yarrow:
Design WaveGenerator, start of the top module:
module WaveGenerator #(N = 32, M = 16)(
  input clk,
  input rst,
  input chirp_reverse,             
  input [7:0] chirp_delay,         
  input [N-1:0] chirp_min_ctrl,    
  input [N-1:0] chirp_max_ctrl,    
  input [N-1:0] chirp_inc_rate,    
  input [N-1:0] chirp_div_rate,    
  output reg [M-1:0] waveform     
);
Size in the first run: ~1,700 cells after synthesis, ~150 flip-flops, ~160 I/O pins, about 13,000 um^2 of cells after synthesis.
Settings: LEC_CHECK=0, CAP_MARGIN=20, CORE_MARGIN=2, CORE_UTILIZATION=49, SLEW_MARGIN=20; clock period 5.34 ns.
run.sh (not shown) runs the stock make flow with config.mk's settings and CLKGATE_MAP_FILE=.
The inputs of cedar differ from those of yarrow as listed below.
Settings: swapping 49 for 66 in CORE_UTILIZATION; putting SETUP_SLACK_MARGIN at -0.37 where nothing was set; putting CTS_CLUSTER_DIAMETER at 360 where nothing was set; putting CTS_CLUSTER_SIZE at 32 where nothing was set; swapping 5.34 for 5.37 in the clock period (ns, I/O delays scaled along).
### Flow results
- Final worst-path setup slack: cedar vs yarrow down 110 ps
- Between yarrow and cedar, the flow reports placed wire-length estimate decreasing by a few percent.
- cedar vs yarrow: total power down
- Summary — total routing usage reported by global routing, cedar relative to yarrow: higher, by 8.6 points.
- Going from yarrow to cedar, cell count dropped 87, global routing met3 resource utilization went up.
Relative to cedar, the following input files were edited for raven:
Settings: removing CTS_CLUSTER_DIAMETER (formerly 360); changing CTS_CLUSTER_SIZE from 32 to 62; changing CORE_UTILIZATION from 66 to 64; removing SETUP_SLACK_MARGIN (formerly -0.37); changing the clock period (ns, I/O delays scaled along) from 5.37 to 4.43.
==> results <==
- Of cedar and raven, just one finished clean: cedar.
- To summarise raven: no stage aborted, but the layout did not pass its checks, failing on negative setup slack.
- Clock power: higher on raven
- Capturing instance or port of the critical path: Chirp0.nco_ctrl[29] -> cedar, Chirp0.nco_ctrl[21] -> raven
- raven vs cedar: number of cells in the finished layout apart from fillers up
- Delta (raven minus cedar): area added between synthesis and finish rose by 8.7 points; via total after detailed routing rose by 4.4%; number of cells in the design after placement rose by 5.8%.
- Of raven and cedar, the run reporting the lower final-layout clock buffer total was raven.
[inputs] maple vs raven
Settings: CORE_UTILIZATION now 66, was 64; CTS_CLUSTER_SIZE now 39, was 62; HOLD_SLACK_MARGIN now -0.09, previously not set; the clock period (ns, I/O delays scaled along) now 4.26, was 4.43.
## What came out
- maple finished all stages; layout check result: FAIL, due to negative setup slack.
- raven completed end to end; final checks failed (negative setup slack).
- Comparing maple and raven, the higher design area is on maple.
- Share of the yosys chip area belonging to registers: maple vs raven identical
- Logic depth of the worst path, buffers included on maple is down relative to raven.
- Per the comparison of maple with raven, relative max-transition margin climbed 2.8 points, die area lost about 3%, met1 layer wirelength in the final routing moved up, peak supply drop climbed about 20%, power density of the placed cells went up by about 7.4%.
- Re footprint of the multi-input gates: maple is about 1.5% up on raven.
- Core occupancy in the finished layout: higher on maple
- maple ended with more met2 routed wirelength than raven.

---

The RTL this note starts from:
==> flow/design.v <==
module NCO #(N = 32)(
  input clk,                  
  input rst,                  
  input [N-1:0] ctrl,         
  output reg [15:0] sin_out   
);
reg [N-1:0] phase;
always @(posedge clk) begin
  if (rst)
    phase <= {N{1'b0}};
  else
    phase <= phase + ctrl;
end
reg [5:0] sin_lut_sel;
reg [15:0] sin_lut_val;
always @(*) begin
  sin_lut_sel <= phase[N-2] ? ~(phase[N-3:N-8]-1'b1) : phase[N-3:N-8];
  if (phase[N-2] & ~|phase[N-3:N-8]) begin
    sin_out <= phase[N-1] ? 16'b10000000_00000001 : 16'b01111111_11111111;
  end else begin
    sin_out <= phase[N-1] ? (~sin_lut_val+1'b1) : sin_lut_val;    
  end
  case(sin_lut_sel)
    6'h00 : sin_lut_val <= 16'h0000;
    6'h01 : sin_lut_val <= 16'h0324;
    6'h02 : sin_lut_val <= 16'h0648;
    6'h03 : sin_lut_val <= 16'h096A;
    6'h04 : sin_lut_val <= 16'h0C8C;
    6'h05 : sin_lut_val <= 16'h0FAB;
    6'h06 : sin_lut_val <= 16'h12C8;
    6'h07 : sin_lut_val <= 16'h15E2;
    6'h08 : sin_lut_val <= 16'h18F9;
    6'h09 : sin_lut_val <= 16'h1C0B;
    6'h0A : sin_lut_val <= 16'h1F1A;
    6'h0B : sin_lut_val <= 16'h2223;
    6'h0C : sin_lut_val <= 16'h2528;
    6'h0D : sin_lut_val <= 16'h2826;
    6'h0E : sin_lut_val <= 16'h2B1F;
    6'h0F : sin_lut_val <= 16'h2E11;
    6'h10 : sin_lut_val <= 16'h30FB;
    6'h11 : sin_lut_val <= 16'h33DF;
    6'h12 : sin_lut_val <= 16'h36BA;
    6'h13 : sin_lut_val <= 16'h398C;
    6'h14 : sin_lut_val <= 16'h3C56;
    6'h15 : sin_lut_val <= 16'h3F17;
    6'h16 : sin_lut_val <= 16'h41CE;
    6'h17 : sin_lut_val <= 16'h447A;
    6'h18 : sin_lut_val <= 16'h471C;
    6'h19 : sin_lut_val <= 16'h49B4;
    6'h1A : sin_lut_val <= 16'h4C3F;
    6'h1B : sin_lut_val <= 16'h4EBF;
    6'h1C : sin_lut_val <= 16'h5133;
    6'h1D : sin_lut_val <= 16'h539B;
    6'h1E : sin_lut_val <= 16'h55F5;
    6'h1F : sin_lut_val <= 16'h5842;
    6'h20 : sin_lut_val <= 16'h5A82;
    6'h21 : sin_lut_val <= 16'h5CB3;
    6'h22 : sin_lut_val <= 16'h5ED7;
    6'h23 : sin_lut_val <= 16'h60EB;
    6'h24 : sin_lut_val <= 16'h62F1;
    6'h25 : sin_lut_val <= 16'h64E8;
    6'h26 : sin_lut_val <= 16'h66CF;
    6'h27 : sin_lut_val <= 16'h68A6;
    6'h28 : sin_lut_val <= 16'h6A6D;
    6'h29 : sin_lut_val <= 16'h6C23;
    6'h2A : sin_lut_val <= 16'h6DC9;
    6'h2B : sin_lut_val <= 16'h6F5E;
    6'h2C : sin_lut_val <= 16'h70E2;
    6'h2D : sin_lut_val <= 16'h7254;
    6'h2E : sin_lut_val <= 16'h73B5;
    6'h2F : sin_lut_val <= 16'h7504;
    6'h30 : sin_lut_val <= 16'h7641;
    6'h31 : sin_lut_val <= 16'h776B;
    6'h32 : sin_lut_val <= 16'h7884;
    6'h33 : sin_lut_val <= 16'h7989;
    6'h34 : sin_lut_val <= 16'h7A7C;
    6'h35 : sin_lut_val <= 16'h7B5C;
    6'h36 : sin_lut_val <= 16'h7C29;
    6'h37 : sin_lut_val <= 16'h7CE3;
    6'h38 : sin_lut_val <= 16'h7D89;
    6'h39 : sin_lut_val <= 16'h7E1D;
    6'h3A : sin_lut_val <= 16'h7E9C;
    6'h3B : sin_lut_val <= 16'h7F09;
    6'h3C : sin_lut_val <= 16'h7F61;
    6'h3D : sin_lut_val <= 16'h7FA6;
    6'h3E : sin_lut_val <= 16'h7FD8;
    6'h3F : sin_lut_val <= 16'h7FF5;
  endcase
end
endmodule
module Chirp #(N = 32)(
  input clk,
  input rst,
  input [7:0] delay,           
  input reverse,               
  input [N-1:0] min_ctrl,      
  input [N-1:0] max_ctrl,      
  input [N-1:0] inc_rate,      
  input [N-1:0] div_rate,      
  output reg nco_reset,        
  output reg [N-1:0] nco_ctrl  
);
wire [N-1:0] stt_ctrl;
wire [N-1:0] end_ctrl;
wire end_flag;
assign stt_ctrl = reverse ? max_ctrl : min_ctrl;
assign end_ctrl = reverse ? min_ctrl : max_ctrl;
assign end_flag = reverse ? (nco_ctrl <= end_ctrl) : (nco_ctrl >= end_ctrl);
reg [N-1:0] rate_count;
reg [7:0] delay_count;
always @(posedge clk) begin
  if (rst) begin
    rate_count <= {N{1'b0}};
    delay_count <= 4'b0;
    nco_reset <= 1'b1;
    nco_ctrl <= {N{1'b0}};
  end else begin
    if (end_flag) begin
      nco_ctrl <= stt_ctrl;
      rate_count <= rate_count + 1'b1;
    end else if (rate_count >= div_rate) begin
      nco_ctrl <= reverse ? nco_ctrl - inc_rate : nco_ctrl + inc_rate;
      rate_count <= {N{1'b0}};
    end else
      rate_count <= rate_count + 1'b1;
    if (end_flag) begin
      if (delay_count >= delay)
        delay_count <= 8'b0;
      else
        delay_count <= delay_count + 1'b1;
    end
    nco_reset <= |delay_count;
  end
end
endmodule
module WaveGenerator #(N = 32, M = 16)(
  input clk,
  input rst,
  input chirp_reverse,             
  input [7:0] chirp_delay,         
  input [N-1:0] chirp_min_ctrl,    
  input [N-1:0] chirp_max_ctrl,    
  input [N-1:0] chirp_inc_rate,    
  input [N-1:0] chirp_div_rate,    
  output reg [M-1:0] waveform     
);
reg nco_reset;
reg [N-1:0] nco_ctrl;
wire chirp_nco_reset;
wire [N-1:0] chirp_nco_ctrl;
wire [15:0] sin_out;
always @(posedge clk) begin
  nco_ctrl <= chirp_nco_ctrl;
  nco_reset <= chirp_nco_reset;
  waveform <= sin_out;
end
NCO #(.N(N)) NCO0 (
  .clk     ( clk       ),  
  .rst     ( nco_reset ),  
  .ctrl    ( nco_ctrl  ),  
  .sin_out ( sin_out   )  
);
Chirp #(.N(N)) Chirp0 (
  .clk       ( clk             ),  
  .rst       ( rst             ),  
  .delay     ( chirp_delay     ),  
  .reverse   ( chirp_reverse   ),  
  .min_ctrl  ( chirp_min_ctrl  ),  
  .max_ctrl  ( chirp_max_ctrl  ),  
  .inc_rate  ( chirp_inc_rate  ),  
  .div_rate  ( chirp_div_rate  ),  
  .nco_reset ( chirp_nco_reset ),  
  .nco_ctrl  ( chirp_nco_ctrl  )   
);
endmodule
==> flow/config.mk <==
export PLATFORM = sky130hd
export DESIGN_NAME = WaveGenerator
export DESIGN_NICKNAME = WaveGenerator
export VERILOG_FILES = /design/flow/design.v
export SDC_FILE = /design/flow/constraint.sdc
export NUM_CORES = 4
export LEC_CHECK = 0
export CAP_MARGIN = 20
export CORE_MARGIN = 2
export CORE_UTILIZATION = 69
export CTS_CLUSTER_SIZE = 62
export HOLD_SLACK_MARGIN = -0.1
export SETUP_SLACK_MARGIN = 1.25
export SLEW_MARGIN = 20
==> flow/constraint.sdc <==
create_clock -name core_clock -period 4.43 [get_ports {clk}]
set_input_delay 0.8860 -clock core_clock [delete_from_list [all_inputs] [get_ports {clk}]]
set_output_delay 0.8860 -clock core_clock [all_outputs]
set_load 0.01 [all_outputs]
The first run died in 4_1_cts (DPL-0033).
Next try:
--- a/flow/config.mk
+++ b/flow/config.mk
@@ -8,7 +8,6 @@
 export CAP_MARGIN = 20
 export CORE_MARGIN = 2
-export CORE_UTILIZATION = 69
+export CORE_UTILIZATION = 70
 export CTS_CLUSTER_SIZE = 62
-export HOLD_SLACK_MARGIN = -0.1
-export SETUP_SLACK_MARGIN = 1.25
+export SETUP_SLACK_MARGIN = -0.29
 export SLEW_MARGIN = 20
==> flow/constraint.sdc (replaced) <==
create_clock -name core_clock -period 3.81 [get_ports {clk}]
set_input_delay 0.7620 -clock core_clock [delete_from_list [all_inputs] [get_ports {clk}]]
set_output_delay 0.7620 -clock core_clock [all_outputs]
set_load 0.01 [all_outputs]
After rerunning: With this change the flow died in 5_1_grt. Die size came out lower by about 1.4%. Area after synthesis is unchanged. Synthesized cell count is unchanged.
Next try:
--- a/flow/config.mk
+++ b/flow/config.mk
@@ -9,5 +9,6 @@
 export CORE_MARGIN = 2
 export CORE_UTILIZATION = 70
-export CTS_CLUSTER_SIZE = 62
-export SETUP_SLACK_MARGIN = -0.29
+export CTS_CLUSTER_SIZE = 41
+export PLACE_DENSITY = 0.67
+export SETUP_SLACK_MARGIN = -0.37
 export SLEW_MARGIN = 20
==> flow/constraint.sdc (replaced) <==
create_clock -name core_clock -period 5.37 [get_ports {clk}]
set_input_delay 1.0740 -clock core_clock [delete_from_list [all_inputs] [get_ports {clk}]]
set_output_delay 1.0740 -clock core_clock [all_outputs]
set_load 0.01 [all_outputs]
After rerunning:
- Now the flow passed the timing, DRC and antenna checks
- die area stays the same
- synthesized cell count does not change
- synthesized area stays the same
Next try:
--- a/flow/config.mk
+++ b/flow/config.mk
@@ -6,9 +6,9 @@
 export NUM_CORES = 4
 export LEC_CHECK = 0
+export ABC_AREA = 1
 export CAP_MARGIN = 20
 export CORE_MARGIN = 2
-export CORE_UTILIZATION = 70
-export CTS_CLUSTER_SIZE = 41
-export PLACE_DENSITY = 0.67
-export SETUP_SLACK_MARGIN = -0.37
+export CORE_UTILIZATION = 72
+export CTS_CLUSTER_DIAMETER = 400
+export CTS_CLUSTER_SIZE = 94
 export SLEW_MARGIN = 20
==> flow/constraint.sdc (replaced) <==
create_clock -name core_clock -period 4.61 [get_ports {clk}]
set_input_delay 0.9220 -clock core_clock [delete_from_list [all_inputs] [get_ports {clk}]]
set_output_delay 0.9220 -clock core_clock [all_outputs]
set_load 0.01 [all_outputs]
Effect: Wire length is higher by about 16%; via count rises by about 20%; worst hold slack gets better by 0.060 ns; total power grows by about 50%; synthesized cell count goes up by 32%; flip-flop count does not change.
Power and IR drop assume default switching activity.
